// gemm_mem
module gemm_mem(
  input wire clk,
  input wire rst,
  input wire out_rdy,
  input wire v0__read_req_rdy,
  input wire [31:0] v0__read_resp,
  input wire v0__read_resp_vld,
  input wire v0__write_completion_vld,
  input wire v0__write_req_rdy,
  input wire [31:0] v0_in,
  input wire v0_in_vld,
  input wire v1__read_req_rdy,
  input wire [31:0] v1__read_resp,
  input wire v1__read_resp_vld,
  input wire v1__write_completion_vld,
  input wire v1__write_req_rdy,
  input wire [31:0] v1_in,
  input wire v1_in_vld,
  input wire [31:0] C_rd_data,
  output wire [31:0] out,
  output wire out_vld,
  output wire [3:0] v0__read_req,
  output wire v0__read_req_vld,
  output wire v0__read_resp_rdy,
  output wire v0__write_completion_rdy,
  output wire [35:0] v0__write_req,
  output wire v0__write_req_vld,
  output wire v0_in_rdy,
  output wire [3:0] v1__read_req,
  output wire v1__read_req_vld,
  output wire v1__read_resp_rdy,
  output wire v1__write_completion_rdy,
  output wire [35:0] v1__write_req,
  output wire v1__write_req_vld,
  output wire v1_in_rdy,
  output wire [3:0] C_rd_addr,
  output wire C_rd_en,
  output wire [3:0] C_wr_addr,
  output wire [31:0] C_wr_data,
  output wire C_wr_en
);
Size: roughly 3400 cells after synthesis, about 250 flip-flops, about 29000 um2 of cells after synthesis.
Settings: LEC_CHECK=0, ABC_AREA=0, CAP_MARGIN=25, CELL_PAD_IN_SITES_DETAIL_PLACEMENT=2, CELL_PAD_IN_SITES_GLOBAL_PLACEMENT=1, CORE_ASPECT_RATIO=1.84, CORE_MARGIN=2, CORE_UTILIZATION=72, CTS_CLUSTER_DIAMETER=180, CTS_CLUSTER_SIZE=32, HOLD_SLACK_MARGIN=0.23, MAX_ROUTING_LAYER=met5, MIN_ROUTING_LAYER=met2, PLACE_DENSITY_LB_ADDON=0.27, SETUP_SLACK_MARGIN=2.01, SLEW_MARGIN=10, TNS_END_PERCENT=100; clock period 11.9 ns.
run.sh (not shown) runs the stock make flow with config.mk's settings and CLKGATE_MAP_FILE=.
The baseline did not get past global placement without I/O with FLW-0024.
Edit:
ABC_AREA = 1   (was 0)
CAP_MARGIN = 20   (was 25)
CELL_PAD_IN_SITES_DETAIL_PLACEMENT = unset   (was 2)
CELL_PAD_IN_SITES_GLOBAL_PLACEMENT = unset   (was 1)
CORE_ASPECT_RATIO = unset   (was 1.84)
CTS_CLUSTER_DIAMETER = 393   (was 180)
CTS_CLUSTER_SIZE = unset   (was 32)
HOLD_SLACK_MARGIN = unset   (was 0.23)
MAX_ROUTING_LAYER = unset   (was met5)
MIN_ROUTING_LAYER = unset   (was met2)
PLACE_DENSITY_LB_ADDON = unset   (was 0.27)
SETUP_SLACK_MARGIN = unset   (was 2.01)
SLEW_MARGIN = 20   (was 10)
TNS_END_PERCENT = unset   (was 100)
clock period = 4.3 ns   (was 11.9 ns; I/O delays follow)
Now the flow did not get past global routing.
Synthesized cell count rose by 23%.
Die size went up by 4.4%.
Area after synthesis is higher by 4.7%.
Edit:
ABC_AREA = unset   (was 1)
CORE_UTILIZATION = 58   (was 72)
CTS_CLUSTER_DIAMETER = unset   (was 393)
clock period = 4.66 ns   (was 4.3 ns; I/O delays follow)
Now the flow reached the layout checks and failed them: setup timing.
Die area grows by about a fifth.
Synthesized cell count shrinks by about a fifth.
Area after synthesis shrinks by a few percent.
Edit:
CORE_UTILIZATION = 40   (was 58)
clock period = 7.78 ns   (was 4.66 ns; I/O delays follow)
- This time the run completed without violations
- final cell count went up by 0.99%
- synthesized cell count is unchanged
- wire length came out lower by 4.5%
- clock-buffer cell count falls by 3
- synthesized area is unchanged
- register-to-register slack improves by 2500 ps
- via count came out lower by 7.9%
- combinational power falls by about 40%
Edit:
ABC_AREA = 1   (was unset)
CORE_UTILIZATION = 67   (was 40)
clock period = 6.57 ns   (was 7.78 ns; I/O delays follow)
The new run passed the timing, DRC and antenna checks.
Routed wire length came out higher by 7.4%.
Synthesized area rises by 4.7%.
Fmax rises by 12%.
Setup slack gets worse by 430 ps.
Core utilization rises by 34 points.

Starting RTL as in the previous note.
Design gemm_mem, start of the top module:
module gemm_mem(
  input wire clk,
  input wire rst,
  input wire out_rdy,
  input wire v0__read_req_rdy,
  input wire [31:0] v0__read_resp,
  input wire v0__read_resp_vld,
  input wire v0__write_completion_vld,
  input wire v0__write_req_rdy,
  input wire [31:0] v0_in,
  input wire v0_in_vld,
  input wire v1__read_req_rdy,
  input wire [31:0] v1__read_resp,
  input wire v1__read_resp_vld,
  input wire v1__write_completion_vld,
  input wire v1__write_req_rdy,
  input wire [31:0] v1_in,
  input wire v1_in_vld,
  input wire [31:0] C_rd_data,
  output wire [31:0] out,
  output wire out_vld,
  output wire [3:0] v0__read_req,
  output wire v0__read_req_vld,
  output wire v0__read_resp_rdy,
  output wire v0__write_completion_rdy,
  output wire [35:0] v0__write_req,
  output wire v0__write_req_vld,
  output wire v0_in_rdy,
  output wire [3:0] v1__read_req,
  output wire v1__read_req_vld,
  output wire v1__read_resp_rdy,
  output wire v1__write_completion_rdy,
  output wire [35:0] v1__write_req,
  output wire v1__write_req_vld,
  output wire v1_in_rdy,
  output wire [3:0] C_rd_addr,
  output wire C_rd_en,
  output wire [3:0] C_wr_addr,
  output wire [31:0] C_wr_data,
  output wire C_wr_en
);
==> flow/config.mk <==
export PLATFORM = sky130hd
export DESIGN_NAME = gemm_mem
export DESIGN_NICKNAME = gemm_mem
export VERILOG_FILES = /design/flow/design.v
export SDC_FILE = /design/flow/constraint.sdc
export NUM_CORES = 4
export LEC_CHECK = 0
export CAP_MARGIN = 20
export CORE_MARGIN = 2
export CORE_UTILIZATION = 72
export CTS_CLUSTER_DIAMETER = 160
export CTS_CLUSTER_SIZE = 10
export SETUP_SLACK_MARGIN = 1.39
export SLEW_MARGIN = 40
==> flow/constraint.sdc <==
create_clock -name core_clock -period 6.38 [get_ports {clk}]
set_input_delay 1.2760 -clock core_clock [delete_from_list [all_inputs] [get_ports {clk}]]
set_output_delay 1.2760 -clock core_clock [all_outputs]
set_load 0.01 [all_outputs]
The first run finished with setup timing left.
Rerun with:
CORE_UTILIZATION = 44   (was 72)
CTS_CLUSTER_DIAMETER = unset   (was 160)
CTS_CLUSTER_SIZE = unset   (was 10)
SETUP_SLACK_MARGIN = unset   (was 1.39)
SLEW_MARGIN = 20   (was 40)
clock period = 5.35 ns   (was 6.38 ns; I/O delays follow)
The new run finished but failed the layout checks on setup timing.
Wire length goes down by 25%.
Global-route usage is lower by 24 points.
Cell count came out higher by 8.7%.
Flip-flop count is unchanged.
Power rose by 28%.
Worst setup slack got worse by 53 ps.
Synthesized area stays the same.
Critical path depth is higher by 2.
First-iteration DRC count fell by 69%.
Rerun with:
CORE_UTILIZATION = 40   (was 44)
clock period = 13.4 ns   (was 5.35 ns; I/O delays follow)
What happened:
- The changed run produced a clean layout
- via count is lower by a few percent
- final area is lower by a little under a tenth
- synthesized area is unchanged
- utilization is lower by 9.5 points
- non-clock buffer count is lower by 250
- critical path depth is lower by 15
- sequential share of layout area is higher by 0.94 points
- clock skew is higher by 29 ps
Rerun with:
CORE_UTILIZATION = 27   (was 40)
clock period = 7.78 ns   (was 13.4 ns; I/O delays follow)
After rerunning: Setup slack is worse by 4300 ps; area after synthesis stays the same; final area went up by a few percent; core utilization went down by 15 points; synthesized cell count does not change; die area went up by well over a third; global-route usage went down by 5.9 points; flip-flop count stays the same; wire length went up by roughly a tenth.
Rerun with:
CELL_PAD_IN_SITES_DETAIL_PLACEMENT = 1   (was unset)
CORE_UTILIZATION = 37   (was 27)
clock period = 9.0 ns   (was 7.78 ns; I/O delays follow)
Non-clock buffer count fell by 28.
Power fell by roughly a tenth.
Wire length rose by a few percent.
Hold slack barely changes.
Synthesized area is unchanged.
Die size fell by a quarter to a third.
Utilization rose by 11 points.
Setup slack improves by 1000 ps.
Global-route usage rose by 7.3 points.

== P ==
gemm_mem again, from the RTL that the note above started with.
make LEC_CHECK=0 ABC_AREA=0 CAP_MARGIN=20 CORE_MARGIN=2 CORE_UTILIZATION=65 MAX_ROUTING_LAYER=met4 SETUP_SLACK_MARGIN=1.55 SLEW_MARGIN=20 finish   # period 5.21 ns
Every stage of P finished as expected; the final checks, on the other hand, flagged negative setup slack, which means the layout fails.
Modified inputs, Q compared to P
Settings: removing MAX_ROUTING_LAYER (formerly met4); removing SETUP_SLACK_MARGIN (formerly 1.55); changing CORE_UTILIZATION from 65 to 11; removing ABC_AREA (formerly 0); changing the clock period (ns, I/O delays scaled along) from 5.21 to 9.85.
Results
- Q ran to completion and came out clean on the timing, DRC and antenna checks.
- Q ends up with a required time of the critical path that is 4760 ps higher than in P.
- Changes observed in Q relative to P: total core area went up, number of cells in the design after placement increased 2,710.
Inputs modified between Q and R:
Settings: setting PLACE_DENSITY to 0.75 for the first time; setting ABC_AREA to 1 for the first time; changing CORE_UTILIZATION from 11 to 72; changing the clock period (ns, I/O delays scaled along) from 9.85 to 5.53.
Results
R did not finish; a tool error ended it in global routing (5_1_grt).
R against Q: number of instances in the synthesized netlist rose by about 23%, post-synthesis cell count from yosys rose by about 23%.
Summary of R over Q: area after synthesis went up by about 5%, area enclosed by the die boundary went down by 220,000 um^2, area of the synthesized netlist per yosys stat went up by 4.7%, hold-fix buffer count after cts was more or less identical.

Starting RTL as in the previous note.
clock: 9.0 ns
lec_check: 0
abc_area: 0
cap_margin: 5
cell_pad_in_sites_global_placement: 1
core_margin: 2
core_utilization: 67
cts_cluster_diameter: 94
gpl_routability_driven: 1
min_routing_layer: met2
setup_slack_margin: -0.45
slew_margin: 0
tns_end_percent: 95
The first run never finished: it broke off in 3_3_place_gp.
Change:
Settings changed: ABC_AREA 0 to not set, CAP_MARGIN 5 to 35, CELL_PAD_IN_SITES_DETAIL_PLACEMENT set to 1, CORE_MARGIN 2 to 4, CORE_UTILIZATION 67 to 70, CTS_CLUSTER_DIAMETER 94 to not set, GPL_ROUTABILITY_DRIVEN 1 to not set, GPL_TIMING_DRIVEN set to 0, MIN_ROUTING_LAYER met2 to not set, SETUP_SLACK_MARGIN -0.45 to not set, SLEW_MARGIN 0 to 30, TNS_END_PERCENT 95 to not set.
The changed run failed in 3_3_place_gp.
Synthesized area does not change.
Die size went down slightly.
Synthesized cell count is unchanged.
Change:
Settings changed: ABC_AREA set to 1, CAP_MARGIN 35 to 5, CELL_PAD_IN_SITES_DETAIL_PLACEMENT 1 to not set, CORE_MARGIN 4 to 2, CORE_UTILIZATION 70 to 40, GPL_ROUTABILITY_DRIVEN set to 0, GPL_TIMING_DRIVEN 0 to not set, HOLD_SLACK_MARGIN set to 0.13, SETUP_SLACK_MARGIN set to -0.45, SLEW_MARGIN 30 to 0, TNS_END_PERCENT set to 45.
Result: The changed run completed without violations. Die area rises by 75%. Area after synthesis rises by 4.7%. Synthesized cell count came out higher by 23%.
Change:
Settings changed: ABC_AREA 1 to 0, CELL_PAD_IN_SITES_DETAIL_PLACEMENT set to 2, CORE_MARGIN 2 to 5, CORE_UTILIZATION 40 to 67, CTS_CLUSTER_DIAMETER set to 345, GPL_ROUTABILITY_DRIVEN 0 to 1, HOLD_SLACK_MARGIN 0.13 to not set, MIN_ROUTING_LAYER set to met2, TNS_END_PERCENT 45 to 95.
What happened: The new run aborted during 3_3_place_gp, error GPL-0301; synthesized cell count falls by 19%; die size went down by 39%; synthesized area falls by 4.5%.
Change:
Settings changed: ABC_AREA 0 to not set, CAP_MARGIN 5 to 20, CELL_PAD_IN_SITES_DETAIL_PLACEMENT 2 to not set, CELL_PAD_IN_SITES_GLOBAL_PLACEMENT 1 to not set, CORE_MARGIN 5 to 2, CORE_UTILIZATION 67 to 40, CTS_CLUSTER_DIAMETER 345 to not set, GPL_ROUTABILITY_DRIVEN 1 to 0, HOLD_SLACK_MARGIN set to 0.13, MIN_ROUTING_LAYER met2 to not set, SLEW_MARGIN 0 to 20, TNS_END_PERCENT 95 to not set.
Outcome: Now the flow ran to the end with no violations. Synthesized area does not change. Die area is higher by about 60%. Synthesized cell count stays the same.
Change:
Settings changed: ABC_AREA set to 0, CAP_MARGIN 20 to 5, CELL_PAD_IN_SITES_GLOBAL_PLACEMENT set to 1, CORE_UTILIZATION 40 to 69, HOLD_SLACK_MARGIN 0.13 to not set, SLEW_MARGIN 20 to 0, TNS_END_PERCENT set to 45.
=> The new run failed in 3_3_place_gp, error GPL-0301. Die size went down by 41%. Area after synthesis stays the same. Synthesized cell count stays the same.

build 8:
gemm_mem again, from the RTL that the note above started with.
make LEC_CHECK=0 ABC_AREA=1 CAP_MARGIN=20 CORE_ASPECT_RATIO=0.84 CORE_MARGIN=2 CORE_UTILIZATION=68 MAX_ROUTING_LAYER=met4 PLACE_DENSITY=0.62 SETUP_SLACK_MARGIN=0.83 SLEW_MARGIN=20 finish   # period 7.88 ns
Edits applied to the flow inputs when going from build 8 to build 10:
- a deleted PLACE_DENSITY that had been 0.62
- a change of CORE_UTILIZATION from 68 to 70
- a deleted SETUP_SLACK_MARGIN that had been 0.83
- a deleted CORE_ASPECT_RATIO that had been 0.84
- a change of the clock period (ns, I/O delays scaled along) from 7.88 to 5.43
Findings:
The layout from build 10, despite a flow that completed every stage, fails the layout checks, with the failing checks listed as negative setup slack.
Post-layout total power came out higher on build 10 than on build 8.
Comparing build 8 against build 10, there is no change at all in share of async-settable or async-resettable flops after synthesis.
Looking at data arrival time of the critical path across build 8 and build 10, the one that comes out higher is build 10.
Global-route usage in build 10 vs build 8: up 4.1 points
Number of optimization iterations in the first detailed-route pass was lower in the run labelled build 8.
Looking at power group with the highest consumption, the clock result is from build 10; the sequential cells one comes from build 8.
Against build 8, build 10 comes in 2.5 points lower on logic share of the area.
Sort build 8 and build 10 by cell area desc -> top: build 10
#### Input delta (build 63 over build 10)
- setting CORE_ASPECT_RATIO to 1.03 for the first time
- setting SETUP_SLACK_MARGIN to 1.64 for the first time
- setting PLACE_DENSITY to 0.6 for the first time
- changing the clock period (ns, I/O delays scaled along) from 5.43 to 5.67
==> results <==
- Stage in which a tool error killed build 63: global routing (5_1_grt).
- On post-placement setup slack, the lower figure sits with build 10, not build 63.
- Re die extent in y: build 10 and build 63 aren't equal, and the higher value belongs to build 63.
- Looking at die width across build 10 and build 63, the one that comes out higher is build 10.
- Between build 63 and build 10, the area of the core figures differ only marginally.
- | estimated wirelength of the detail-placed design | build 63 vs build 10 | worse |
- Comparing build 10 with build 63, the total instance count after detailed placement came out essentially unchanged.
- Post-place instance area delta (build 10 -> build 63): insignificant
- Re number of buffers created by CTS: build 63 is 1 down on build 10.
- From build 10 to build 63 the numbers moved as follows: die area stayed essentially flat, synthesized area stayed essentially flat.
The following lists how build 90 was set up differently from build 63:
- SETUP_SLACK_MARGIN no longer set, was 1.64
- PLACE_DENSITY no longer set, was 0.6
- CORE_ASPECT_RATIO no longer set, was 1.03
- CTS_CLUSTER_DIAMETER now 246, previously not set
- CORE_UTILIZATION now 68, was 70
- the clock period (ns, I/O delays scaled along) now 5.43, was 5.67
Results
Build 90 -> build 63: instance tally after logic synthesis delta 0, exact match. Instance count after placement with tap cells included: build 90 higher than build 63. The flow ran to completion for all of build 63 and build 90 but build 63, which stopped partway. Build 63: aborted in global routing (5_1_grt) (tool error). Build 90: complete, dirty (negative setup slack). The total placed instance area on build 63 is in line with that on build 90. Re adder and majority gate portion of the synthesized area: no difference whatsoever between build 90 and build 63. Number of cells upsized or downsized after cts, build 63 and build 90, lower one = build 90. Build 90 — number of buffers inserted during clock tree synthesis about 3.6% lower, build 63 as reference. Going from build 63 to build 90, the x dimension of the die was found to have gone up by 2.9%. Looking only at die size, and setting everything else aside, the lower value of build 63 and build 90 goes to build 63. Netlist area before placement came out exactly the same in build 63 and build 90.

== old ==
Starting RTL as in the previous note.
clock: 3.53 ns
lec_check: 0
abc_area: 0
cap_margin: 20
core_margin: 2
core_utilization: 72
cts_cluster_diameter: 393
cts_cluster_size: 99
setup_slack_margin: 0.13
slew_margin: 20
tns_end_percent: 10
Stage in which a tool error killed old: 5_1_grt.
--- input diff old..new ---
Settings: ABC_AREA: 0 -> unset; TNS_END_PERCENT: 10 -> unset; SETUP_SLACK_MARGIN: 0.13 -> unset; CORE_UTILIZATION: 72 -> 40; CTS_CLUSTER_SIZE: 99 -> unset; CTS_CLUSTER_DIAMETER: 393 -> unset; the clock period (ns, I/O delays scaled along): 3.53 -> 9.0.
Findings:
Summary across old and new: the single failing run is old. As the logs show, old stopped at 5_1_grt after a tool error, so it never reached the end of the flow. From old to new, post-synthesis instance area did not move at all. Diff old -> new | weighted congestion reported at the end of routability-driven placement | down by a little under 10%. new -> old: cell count listed in synth_stat.txt delta 0, exact match. Summary: with old as the reference, horizontal extent of the die in new moved up by more than a quarter. Per the comparison of new with old, number of buffers inserted to repair setup after CTS dropped 5, number of gates resized after cts dropped 203. Cmp old and new / height of the chip / higher: new. Minimum setup slack after placement up 5.03 ns in new wrt old. Cell area after placement, old and new: smaller value in new. The die used by new is larger than the one used by old. Total CTS buffers in new is 23 above old.
Power is estimated from default activity; no workload was simulated.
